main:
// attitude_estimation
module attitude_estimation(
    input clk,
    input reset,
    output SCLK,
    output MOSI,
    input  MISO_G,
    output SS_G,
    input  MISO_A,
    output SS_A,
    output [15:0] gyro_x,
    output [15:0] gyro_y,
    output [15:0] accl_x,
    output [15:0] accl_y,
    output [15:0] accl_z
    );
==> flow/config.mk <==
export PLATFORM = sky130hd
export DESIGN_NAME = attitude_estimation
export DESIGN_NICKNAME = attitude_estimation
export VERILOG_FILES = /design/flow/design.v
export SDC_FILE = /design/flow/constraint.sdc
export NUM_CORES = 4
export LEC_CHECK = 0
export ABC_AREA = 0
export CAP_MARGIN = 20
export CORE_MARGIN = 2
export CORE_UTILIZATION = 70
export GPL_ROUTABILITY_DRIVEN = 1
export GPL_TIMING_DRIVEN = 1
export MAX_ROUTING_LAYER = met4
export PLACE_DENSITY_LB_ADDON = 0.0
export SLEW_MARGIN = 20
export TNS_END_PERCENT = 40
==> flow/constraint.sdc <==
create_clock -name core_clock -period 11.4 [get_ports {clk}]
set_input_delay 2.2800 -clock core_clock [delete_from_list [all_inputs] [get_ports {clk}]]
set_output_delay 2.2800 -clock core_clock [all_outputs]
set_load 0.01 [all_outputs]
run.sh (not shown) runs the stock make flow with config.mk's settings and CLKGATE_MAP_FILE=.
main ran in full, but the layout does not pass; the checks complain about setup timing.
Here is what was changed in the inputs of the feature branch compared with main.
- MIN_ROUTING_LAYER: unset -> met2
- ABC_AREA: 0 -> unset
- MAX_ROUTING_LAYER: met4 -> unset
- TNS_END_PERCENT: 40 -> unset
- CTS_CLUSTER_SIZE: unset -> 12
- CORE_ASPECT_RATIO: unset -> 1.21
- CORE_UTILIZATION: 70 -> 65
- the clock period (ns, I/O delays scaled along): 11.4 -> 16.0
The feature branch ended with every stage complete and zero timing, DRC or antenna violations. The feature branch ended up with a higher worst hold slack than main did. Diff main -> the feature branch: post-route clock period utilization lost 11 points; number of sinks driven by the clock tree neither gained nor lost much; non-clock buffer count lost 79%; final worst-path setup slack picked up an extra 1.68 ns; post-CTS setup buffer count lost 10.

* * *

Setup of JK:
Starting RTL as in the previous note.
Settings: LEC_CHECK=0, CAP_MARGIN=20, CELL_PAD_IN_SITES_GLOBAL_PLACEMENT=2, CORE_ASPECT_RATIO=0.95, CORE_MARGIN=7, CORE_UTILIZATION=65, CTS_CLUSTER_DIAMETER=21, CTS_CLUSTER_SIZE=31, GPL_ROUTABILITY_DRIVEN=0, GPL_TIMING_DRIVEN=1, HOLD_SLACK_MARGIN=0.22, MIN_ROUTING_LAYER=met2, PLACE_DENSITY_LB_ADDON=0.0, SETUP_SLACK_MARGIN=2.77, SLEW_MARGIN=35; clock period 16.0 ns.
In the summary table, JK is marked failed, with error FLW-0024 raised in global placement without I/O (3_1_place_gp_skip_io).
Input changes introduced in MS (baseline for comparison: JK):
# JK
export LEC_CHECK = 0
export CAP_MARGIN = 20
export CELL_PAD_IN_SITES_GLOBAL_PLACEMENT = 2
export CORE_ASPECT_RATIO = 0.95
export CORE_MARGIN = 7
export CORE_UTILIZATION = 65
export CTS_CLUSTER_DIAMETER = 21
export CTS_CLUSTER_SIZE = 31
export GPL_ROUTABILITY_DRIVEN = 0
export GPL_TIMING_DRIVEN = 1
export HOLD_SLACK_MARGIN = 0.22
export MIN_ROUTING_LAYER = met2
export PLACE_DENSITY_LB_ADDON = 0.0
export SETUP_SLACK_MARGIN = 2.77
export SLEW_MARGIN = 35
create_clock -name core_clock -period 16.0 [get_ports {clk}]
# MS
export LEC_CHECK = 0
export CAP_MARGIN = 20
export CELL_PAD_IN_SITES_GLOBAL_PLACEMENT = 2
export CORE_ASPECT_RATIO = 1.21
export CORE_MARGIN = 2
export CORE_UTILIZATION = 65
export CTS_CLUSTER_DIAMETER = 215
export CTS_CLUSTER_SIZE = 31
export GPL_ROUTABILITY_DRIVEN = 0
export GPL_TIMING_DRIVEN = 1
export HOLD_SLACK_MARGIN = 0.22
export MIN_ROUTING_LAYER = met2
export PLACE_DENSITY_LB_ADDON = 0.0
export SETUP_SLACK_MARGIN = 2.77
export SLEW_MARGIN = 20
create_clock -name core_clock -period 16.0 [get_ports {clk}]
MS: it failed with a tool error in global placement without I/O (3_1_place_gp_skip_io), so there are no final results. MS has chip width below what JK had. Summary of MS over JK: adder-cell area share of the yosys netlist has remained practically unchanged, synthesized cell count did not really move. Sort JK and MS by overall die height asc -> top: JK. Re post-synthesis register bit count: no difference whatsoever between JK and MS.

* * *

Starting RTL as in the previous note.
Settings: LEC_CHECK=0, CAP_MARGIN=20, CORE_MARGIN=2, CORE_UTILIZATION=72, CTS_CLUSTER_SIZE=51, PLACE_DENSITY=0.35, SETUP_SLACK_MARGIN=1.36, SLEW_MARGIN=20; clock period 5.42 ns.
The baseline failed in clock tree synthesis (4_1_cts) (DPL-0038).
Edit:
--- a/flow/config.mk
+++ b/flow/config.mk
@@ -7,8 +7,6 @@
 export LEC_CHECK = 0
-export CAP_MARGIN = 20
+export CAP_MARGIN = 15
 export CORE_MARGIN = 2
 export CORE_UTILIZATION = 72
-export CTS_CLUSTER_SIZE = 51
-export PLACE_DENSITY = 0.35
-export SETUP_SLACK_MARGIN = 1.36
+export PLACE_DENSITY = 0.36
 export SLEW_MARGIN = 20
==> flow/constraint.sdc (replaced) <==
create_clock -name core_clock -period 10.8 [get_ports {clk}]
set_input_delay 2.1600 -clock core_clock [delete_from_list [all_inputs] [get_ports {clk}]]
set_output_delay 2.1600 -clock core_clock [all_outputs]
set_load 0.01 [all_outputs]
The new run completed and failed the layout checks on setup timing.
Synthesized cell count is unchanged.
Die size is unchanged.
Synthesized area is unchanged.
Edit:
--- a/flow/config.mk
+++ b/flow/config.mk
@@ -7,6 +7,5 @@
 export LEC_CHECK = 0
-export CAP_MARGIN = 15
+export CAP_MARGIN = 20
 export CORE_MARGIN = 2
-export CORE_UTILIZATION = 72
-export PLACE_DENSITY = 0.36
+export CORE_UTILIZATION = 40
 export SLEW_MARGIN = 20
==> flow/constraint.sdc (replaced) <==
create_clock -name core_clock -period 14.6 [get_ports {clk}]
set_input_delay 2.9200 -clock core_clock [delete_from_list [all_inputs] [get_ports {clk}]]
set_output_delay 2.9200 -clock core_clock [all_outputs]
set_load 0.01 [all_outputs]
Now the flow ran to the end with no violations.
Worst setup slack gains 2700 ps.
Core utilization fell by 49 points.
Wire length fell by 39%.
Non-clock buffer count fell by 660.
Edit:
--- a/flow/config.mk
+++ b/flow/config.mk
@@ -9,3 +9,3 @@
 export CORE_MARGIN = 2
-export CORE_UTILIZATION = 40
+export CORE_UTILIZATION = 10
 export SLEW_MARGIN = 20
==> flow/constraint.sdc (replaced) <==
create_clock -name core_clock -period 22.1 [get_ports {clk}]
set_input_delay 4.4200 -clock core_clock [delete_from_list [all_inputs] [get_ports {clk}]]
set_output_delay 4.4200 -clock core_clock [all_outputs]
set_load 0.01 [all_outputs]
The new run passed the timing, design-rule and antenna checks.
Core utilization fell by 31 points.
Worst hold slack barely changes.
Total power fell by 30%.
Worst setup slack gains 6900 ps.
Area after synthesis is unchanged.
Global-route usage fell by 13 points.
Die size is higher to 4.0 times its value.
Design area increases by 11%.

* * *

== build 9 ==
Starting RTL as in the previous note.
Settings: LEC_CHECK=0, CAP_MARGIN=20, CORE_MARGIN=2, CORE_UTILIZATION=72, MAX_ROUTING_LAYER=met4, PLACE_DENSITY_LB_ADDON=0.0, SETUP_SLACK_MARGIN=3.19, SLEW_MARGIN=20; clock period 10.8 ns.
Build 9 failed in global routing with GRT-0232.
Input changes introduced in build 23 (baseline for comparison: build 9):
# build 9
export LEC_CHECK = 0
export CAP_MARGIN = 20
export CORE_MARGIN = 2
export CORE_UTILIZATION = 72
export MAX_ROUTING_LAYER = met4
export PLACE_DENSITY_LB_ADDON = 0.0
export SETUP_SLACK_MARGIN = 3.19
export SLEW_MARGIN = 20
create_clock -name core_clock -period 10.8 [get_ports {clk}]
# build 23
export LEC_CHECK = 0
export CAP_MARGIN = 20
export CORE_MARGIN = 2
export CORE_UTILIZATION = 65
export MAX_ROUTING_LAYER = met4
export SLEW_MARGIN = 20
create_clock -name core_clock -period 10.8 [get_ports {clk}]
--- outcome ---
Build 23 ran in full, but the layout does not pass; the checks complain about negative setup slack. Stage in which a tool error killed build 9: global routing. The post-placement cell area reported for build 23 is smaller than that of build 9 by 2.2%. Against build 9 as the reference, build 23 delivers a lower post-cts gate resize count. Build 23 vs build 9: post-detailed-placement half-perimeter wirelength down in build 23. Weighted congestion reported at the end of routability-driven placement in build 23 is 0.0082 higher than in build 9. Taking build 9 over build 23, the number of core rows ratio works out to 0.945. Comparing build 9 against build 23, there is no change at all in flip-flop and latch count after synthesis. Summary of build 23 over build 9: pre-CTS setup slack saw an increase, number of CTS-inserted buffers saw an increase, post-synth design cell area saw little to no change, die area saw an increase.
Input changes introduced in build 79 (baseline for comparison: build 23):
# build 23
export LEC_CHECK = 0
export CAP_MARGIN = 20
export CORE_MARGIN = 2
export CORE_UTILIZATION = 65
export MAX_ROUTING_LAYER = met4
export SLEW_MARGIN = 20
create_clock -name core_clock -period 10.8 [get_ports {clk}]
# build 79
export LEC_CHECK = 0
export CAP_MARGIN = 20
export CORE_MARGIN = 2
export CORE_UTILIZATION = 72
export SETUP_SLACK_MARGIN = 1.36
export SLEW_MARGIN = 20
create_clock -name core_clock -period 5.42 [get_ports {clk}]
Notes after the runs:
Build 23 → build 79: horizontal die dimension went down 4.9%; share of synthesized area occupied by flip-flops and latches stayed essentially flat; post-synthesis compound-gate area fraction neither gained nor lost much; effective utilization at floorplan moved up; cell total after placement went up by 11%.
Compared to build 23, build 79 was floorplanned on a smaller die.
Yosys stat chip area of build 23 is on par with build 79.
Status: build 79 FAILED at clock tree synthesis (tool error)

* * *

attitude_estimation again, from the RTL that the note above started with.
// attitude_estimation
module attitude_estimation(
    input clk,
    input reset,
    output SCLK,
    output MOSI,
    input  MISO_G,
    output SS_G,
    input  MISO_A,
    output SS_A,
    output [15:0] gyro_x,
    output [15:0] gyro_y,
    output [15:0] accl_x,
    output [15:0] accl_y,
    output [15:0] accl_z
    );
clock: 10.8 ns
lec_check: 0
cap_margin: 20
core_margin: 2
core_utilization: 72
max_routing_layer: met4
place_density_lb_addon: 0.01
setup_slack_margin: 3.21
slew_margin: 20
The first run aborted during 5_1_grt.
Next try:
CORE_UTILIZATION = 40   (was 72)
MAX_ROUTING_LAYER = default   (was met4)
PLACE_DENSITY_LB_ADDON = default   (was 0.01)
SETUP_SLACK_MARGIN = default   (was 3.21)
clock period = 16.0 ns   (was 10.8 ns; I/O delays follow)
=>
- This time the run produced a clean layout
- die area grows by 78%
- synthesized cell count does not change
- synthesized area stays the same
Next try:
CORE_UTILIZATION = 26   (was 40)
clock period = 14.6 ns   (was 16.0 ns; I/O delays follow)
Effect: Sequential share of layout area shrinks by 0.19 points; power went up by 1.1%; area after synthesis is unchanged; wire length went up by 1.5%; worst hold slack got worse by 0.014 ns; maximum frequency rose by 5.5%; clock-buffer cell count decreases by 7.
No activity file was given, so power comes from the tool's default toggle rates.
